==> run a <==
==> flow/design.v (excerpt) <==
module reuleaux(input logic clk, input logic rst_n, input logic [2:0] colour,
                input logic [7:0] centre_x, input logic [6:0] centre_y, input logic [7:0] diameter,
                input logic start, output logic done,
                output logic [7:0] vga_x, output logic [6:0] vga_y,
                output logic [2:0] vga_colour, output logic vga_plot);
Settings: LEC_CHECK=0, ABC_AREA=1, CAP_MARGIN=35, CORE_ASPECT_RATIO=1.28, CORE_MARGIN=2, CORE_UTILIZATION=64, CTS_CLUSTER_DIAMETER=390, CTS_CLUSTER_SIZE=33, GPL_ROUTABILITY_DRIVEN=1, HOLD_SLACK_MARGIN=0.15, MAX_ROUTING_LAYER=met5, MIN_ROUTING_LAYER=met1, PLACE_DENSITY_LB_ADDON=0.27, SLEW_MARGIN=20, TNS_END_PERCENT=75; clock period 54.9 ns.
run.sh (not shown) runs the stock make flow with config.mk's settings and CLKGATE_MAP_FILE=.
==> run b (differences from run a) <==
Settings changed: ABC_AREA 1 to default, CAP_MARGIN 35 to 20, CORE_ASPECT_RATIO 1.28 to default, CORE_UTILIZATION 64 to 71, CTS_CLUSTER_DIAMETER 390 to default, CTS_CLUSTER_SIZE 33 to 37, GPL_ROUTABILITY_DRIVEN 1 to default, HOLD_SLACK_MARGIN 0.15 to default, MAX_ROUTING_LAYER met5 to default, MIN_ROUTING_LAYER met1 to default, PLACE_DENSITY_LB_ADDON 0.27 to default, SETUP_SLACK_MARGIN from default to -2.0, TNS_END_PERCENT 75 to default.
==> flow/constraint.sdc (replaced) <==
create_clock -name core_clock -period 32.7 [get_ports {clk}]
set_input_delay 6.5400 -clock core_clock [delete_from_list [all_inputs] [get_ports {clk}]]
set_output_delay 6.5400 -clock core_clock [all_outputs]
set_load 0.01 [all_outputs]
==> run c (differences from run a) <==
Settings changed: CAP_MARGIN 35 to 20, CELL_PAD_IN_SITES_DETAIL_PLACEMENT from default to 1, CORE_ASPECT_RATIO 1.28 to default, CORE_UTILIZATION 64 to 40, CTS_CLUSTER_DIAMETER 390 to default, CTS_CLUSTER_SIZE 33 to default, GPL_ROUTABILITY_DRIVEN 1 to default, HOLD_SLACK_MARGIN 0.15 to default, MAX_ROUTING_LAYER met5 to default, MIN_ROUTING_LAYER met1 to default, PLACE_DENSITY_LB_ADDON 0.27 to default, TNS_END_PERCENT 75 to default.
==> flow/constraint.sdc (replaced) <==
create_clock -name core_clock -period 40.0 [get_ports {clk}]
set_input_delay 8.0000 -clock core_clock [delete_from_list [all_inputs] [get_ports {clk}]]
set_output_delay 8.0000 -clock core_clock [all_outputs]
set_load 0.01 [all_outputs]
==> notes <==
The highest via count belongs to run c, the lowest to run b. Run c ran to the end with no violations. Run a finished with timing, DRC and antenna clean. Run b ran to the end with violations: negative setup slack. The lowest sequential share of layout area belongs to run b, the highest to run a. Global-route usage: run b > run a > run c.


==> job 9734 <==
Starting RTL as in the previous note.
make LEC_CHECK=0 ABC_AREA=1 CAP_MARGIN=0 CORE_ASPECT_RATIO=0.5 CORE_MARGIN=2 CORE_UTILIZATION=72 CTS_CLUSTER_DIAMETER=216 CTS_CLUSTER_SIZE=43 HOLD_SLACK_MARGIN=0.29 SLEW_MARGIN=20 finish   # period 21.7 ns
==> job 7673 (differences from job 9734) <==
==> flow/config.mk (replaced) <==
export PLATFORM = sky130hd
export DESIGN_NAME = reuleaux
export DESIGN_NICKNAME = reuleaux
export VERILOG_FILES = /design/flow/design.v
export SDC_FILE = /design/flow/constraint.sdc
export NUM_CORES = 4
export LEC_CHECK = 0
export CAP_MARGIN = 20
export CORE_MARGIN = 2
export CORE_UTILIZATION = 66
export SETUP_SLACK_MARGIN = 5.0
export SLEW_MARGIN = 20
==> flow/constraint.sdc (replaced) <==
create_clock -name core_clock -period 34.7 [get_ports {clk}]
set_input_delay 6.9400 -clock core_clock [delete_from_list [all_inputs] [get_ports {clk}]]
set_output_delay 6.9400 -clock core_clock [all_outputs]
set_load 0.01 [all_outputs]
==> results <==
|  | job 7673 | job 9734 |
|---|---|---|
| Post-synthesis share of cell area spent on xor and xnor gates | 12.2% | 7.53% |
| Count of cell types in the netlist | 134 | 77 |
| Detail Placement HPWL | 101000 um | 140000 um |
| Most popular library cell in the synthesized design by count | ha_1 | nand2_1 |
| Core Footprint | 53600 um^2 | 53500 um^2 |
| Worst slack at placement | -0.815 ns | -5.47 ns |
| FP Rows | 85 | 60 |
| Yosys stat cell total | 4946 | 6665 |
| Synth top area share | 20.7% | 19.0% |
| Synthesized cell area | 35600 um^2 | 38800 um^2 |
| Run status | finished clean | aborted with a tool error |
| Last stage reached | - | 4_1_cts |
| Full die area | 55900 um^2 | 55900 um^2 |
| Floorplan die width | 236 um | 332 um |
| Cell count after placement | 5856 | 8650 |


==> run P <==
reuleaux again, from the RTL that the note above started with.
clock: 26.9 ns
lec_check: 0
abc_area: 1
cap_margin: 5
cell_pad_in_sites_global_placement: 0
core_aspect_ratio: 1.11
core_margin: 2
core_utilization: 67
cts_cluster_diameter: 233
cts_cluster_size: 56
gpl_routability_driven: 1
gpl_timing_driven: 1
place_density: 0.6
setup_slack_margin: 5.0
slew_margin: 0
==> run G (differences from run P) <==
==> flow/config.mk (replaced) <==
export PLATFORM = sky130hd
export DESIGN_NAME = reuleaux
export DESIGN_NICKNAME = reuleaux
export VERILOG_FILES = /design/flow/design.v
export SDC_FILE = /design/flow/constraint.sdc
export NUM_CORES = 4
export LEC_CHECK = 0
export CAP_MARGIN = 20
export CORE_MARGIN = 2
export CORE_UTILIZATION = 71
export CTS_CLUSTER_SIZE = 37
export MAX_ROUTING_LAYER = met4
export SETUP_SLACK_MARGIN = 5.0
export SLEW_MARGIN = 20
==> flow/constraint.sdc (replaced) <==
create_clock -name core_clock -period 34.7 [get_ports {clk}]
set_input_delay 6.9400 -clock core_clock [delete_from_list [all_inputs] [get_ports {clk}]]
set_output_delay 6.9400 -clock core_clock [all_outputs]
set_load 0.01 [all_outputs]
==> run F (differences from run P) <==
--- a/flow/config.mk
+++ b/flow/config.mk
@@ -6,12 +6,12 @@
 export NUM_CORES = 4
 export LEC_CHECK = 0
 export ABC_AREA = 1
-export CAP_MARGIN = 5
+export CAP_MARGIN = 15
 export CELL_PAD_IN_SITES_GLOBAL_PLACEMENT = 0
 export CORE_ASPECT_RATIO = 1.11
 export CORE_MARGIN = 2
-export CORE_UTILIZATION = 67
-export CTS_CLUSTER_DIAMETER = 233
+export CORE_UTILIZATION = 72
+export CTS_CLUSTER_DIAMETER = 222
 export CTS_CLUSTER_SIZE = 56
 export GPL_ROUTABILITY_DRIVEN = 1
 export GPL_TIMING_DRIVEN = 1
==> flow/constraint.sdc (replaced) <==
create_clock -name core_clock -period 26.5 [get_ports {clk}]
set_input_delay 5.3000 -clock core_clock [delete_from_list [all_inputs] [get_ports {clk}]]
set_output_delay 5.3000 -clock core_clock [all_outputs]
set_load 0.01 [all_outputs]
==> qor summary <==
| quantity | run G | run F | run P |
|---|---|---|---|
| Outcome | failed layout checks | did not finish | did not finish |
| Last stage reached | - | clock tree synthesis (4_1_cts) | global routing (5_1_grt) |
| Violated checks | negative setup slack | - | - |
| Average cell area after synthesis | 7.20 sq um | 5.83 sq um | 5.83 sq um |
| Core area | 0.0499 sq mm | 0.0532 sq mm | 0.0577 sq mm |
| Std-Cell Rows | 82 | 89 | 93 |
| Count of clock tree sinks | 32 | - | 32 |
| Die width | 228 um | 224 um | 233 um |
| Cell Area, Placed | 0.0389 sq mm | 0.0500 sq mm | 0.0497 sq mm |
| Cell count after synthesis | 4946 | 6665 | 6665 |
| Cell count in the Yosys report | 4946 | 6665 | 6665 |
| Count of cells resized by post-cts repair | 280 | - | 422 |
| H-Tree Level Count | 2 | - | 2 |
| HPWL after DPL | 98.2 mm | 137 mm | 121 mm |
| Top area contributor share | 20.7% | 19.0% | 19.0% |
| Area of the mapped netlist | 0.0356 sq mm | 0.0388 sq mm | 0.0388 sq mm |
| Post-cts hold buffer count | 0 | - | 0 |
| Placer's final routability congestion estimate | 1.15 | 1.24 | 1.24 |
| Post-synthesis adder-cell area fraction | 26.4% | 24.2% | 24.2% |
| Basic-gate share of the synthesized area counting and, or, nand and nor cells | 22.2% | 38.8% | 38.8% |
| Placement Setup Slack | -668 ps | -2590 ps | -1830 ps |
| Number of buffers inserted during clock tree synthesis | 5 | - | 5 |
| Die Footprint | 0.0520 sq mm | 0.0558 sq mm | 0.0599 sq mm |
| Area share of xor/xnor cells in the synthesized design | 12.2% | 7.53% | 7.53% |
| MUX area fraction | 1.83% | 0.0258% | 0.0258% |


==> inputs of 08-21 <==
Starting RTL as in the previous note.
Settings: LEC_CHECK=0, ABC_AREA=1, CAP_MARGIN=15, CELL_PAD_IN_SITES_GLOBAL_PLACEMENT=1, CORE_ASPECT_RATIO=1.11, CORE_MARGIN=2, CORE_UTILIZATION=29, CTS_CLUSTER_DIAMETER=221, CTS_CLUSTER_SIZE=98, GPL_ROUTABILITY_DRIVEN=1, GPL_TIMING_DRIVEN=1, PLACE_DENSITY=0.84, SETUP_SLACK_MARGIN=-0.69, SLEW_MARGIN=0, TNS_END_PERCENT=40; clock period 30.7 ns.
==> inputs of 10-10, as changes to 08-21 <==
==> flow/config.mk (replaced) <==
export PLATFORM = sky130hd
export DESIGN_NAME = reuleaux
export DESIGN_NICKNAME = reuleaux
export VERILOG_FILES = /design/flow/design.v
export SDC_FILE = /design/flow/constraint.sdc
export NUM_CORES = 4
export LEC_CHECK = 0
export ABC_AREA = 1
export CAP_MARGIN = 15
export CELL_PAD_IN_SITES_GLOBAL_PLACEMENT = 0
export CORE_ASPECT_RATIO = 1.11
export CORE_MARGIN = 2
export CORE_UTILIZATION = 71
export CTS_CLUSTER_DIAMETER = 233
export CTS_CLUSTER_SIZE = 56
export GPL_ROUTABILITY_DRIVEN = 1
export GPL_TIMING_DRIVEN = 1
export PLACE_DENSITY = 0.6
export SETUP_SLACK_MARGIN = 5.0
export SLEW_MARGIN = 0
==> flow/constraint.sdc (replaced) <==
create_clock -name core_clock -period 27.8 [get_ports {clk}]
set_input_delay 5.5600 -clock core_clock [delete_from_list [all_inputs] [get_ports {clk}]]
set_output_delay 5.5600 -clock core_clock [all_outputs]
set_load 0.01 [all_outputs]
==> inputs of 11-28, as changes to 08-21 <==
==> flow/config.mk (replaced) <==
export PLATFORM = sky130hd
export DESIGN_NAME = reuleaux
export DESIGN_NICKNAME = reuleaux
export VERILOG_FILES = /design/flow/design.v
export SDC_FILE = /design/flow/constraint.sdc
export NUM_CORES = 4
export LEC_CHECK = 0
export ABC_AREA = 1
export CAP_MARGIN = 20
export CORE_MARGIN = 2
export CORE_UTILIZATION = 70
export CTS_CLUSTER_DIAMETER = 206
export CTS_CLUSTER_SIZE = 98
export PLACE_DENSITY = 0.37
export SLEW_MARGIN = 20
==> flow/constraint.sdc (replaced) <==
create_clock -name core_clock -period 34.8 [get_ports {clk}]
set_input_delay 6.9600 -clock core_clock [delete_from_list [all_inputs] [get_ports {clk}]]
set_output_delay 6.9600 -clock core_clock [all_outputs]
set_load 0.01 [all_outputs]
==> inputs of 05-06, as changes to 08-21 <==
==> flow/config.mk (replaced) <==
export PLATFORM = sky130hd
export DESIGN_NAME = reuleaux
export DESIGN_NICKNAME = reuleaux
export VERILOG_FILES = /design/flow/design.v
export SDC_FILE = /design/flow/constraint.sdc
export NUM_CORES = 4
export LEC_CHECK = 0
export ABC_AREA = 0
export CAP_MARGIN = 15
export CELL_PAD_IN_SITES_GLOBAL_PLACEMENT = 3
export CORE_ASPECT_RATIO = 1.11
export CORE_MARGIN = 2
export CORE_UTILIZATION = 29
export CTS_CLUSTER_SIZE = 98
export GPL_ROUTABILITY_DRIVEN = 1
export GPL_TIMING_DRIVEN = 1
export PLACE_DENSITY_LB_ADDON = 0.19
export SETUP_SLACK_MARGIN = 5.0
export SLEW_MARGIN = 0
==> reports/metrics.cfg <==
[outcome]
run.stop_error = [ERROR GRT-0116] Global routing finished with congestion. Check the congestion regions in the DRC Viewer.
stop_stage = global routing (5_1_grt)
outcome = stopped before the end

[clock_tree]
post_cts_buffers = 144

[synthesis]
synthMostInstantiatedCell = nand2_1

-- figures above: 10-10

==> reports/metrics.cfg <==
[worst_setup_path]
slowest_delay_ps = 580

[outcome]
outcome = complete, no violations

[hold_path]
hold_depth = 1

[clock_tree]
post_cts_buffers = 1

[synthesis]
area_leaders = ha_1 (19%), nand2_1 (18%), inv_1 (10%), nand3_1 (6.6%), xor2_1 (6.3%)
top_logic_kind = simple AND/OR/NAND/NOR gates
avgSynthCellArea_um2 = 5.83
synthMostInstantiatedCell = nand2_1

-- figures above: 11-28

==> reports/metrics.cfg <==
[clock_tree]
cts_made_buffers = 5
post_cts_buffers = 0

[synthesis]
share_of_synthesized_registers_carrying_an_async_set_or_reset_pct = 0
synthMostInstantiatedCell = nand2_1

[outcome]
outcome = complete, no violations

[floorplanning]
io_pins = 49

-- figures above: 08-21

==> reports/metrics.cfg <==
[synthesis]
synthMostInstantiatedCell = ha_1

[sta]
post-route-worst-setup-slack_ps = -1350
timing.final.setup_violations = 3

[outcome]
violatedChecks = setup timing
outcome = finished with violations

[clock_tree]
post_cts_buffers = 72

-- figures above: 05-06

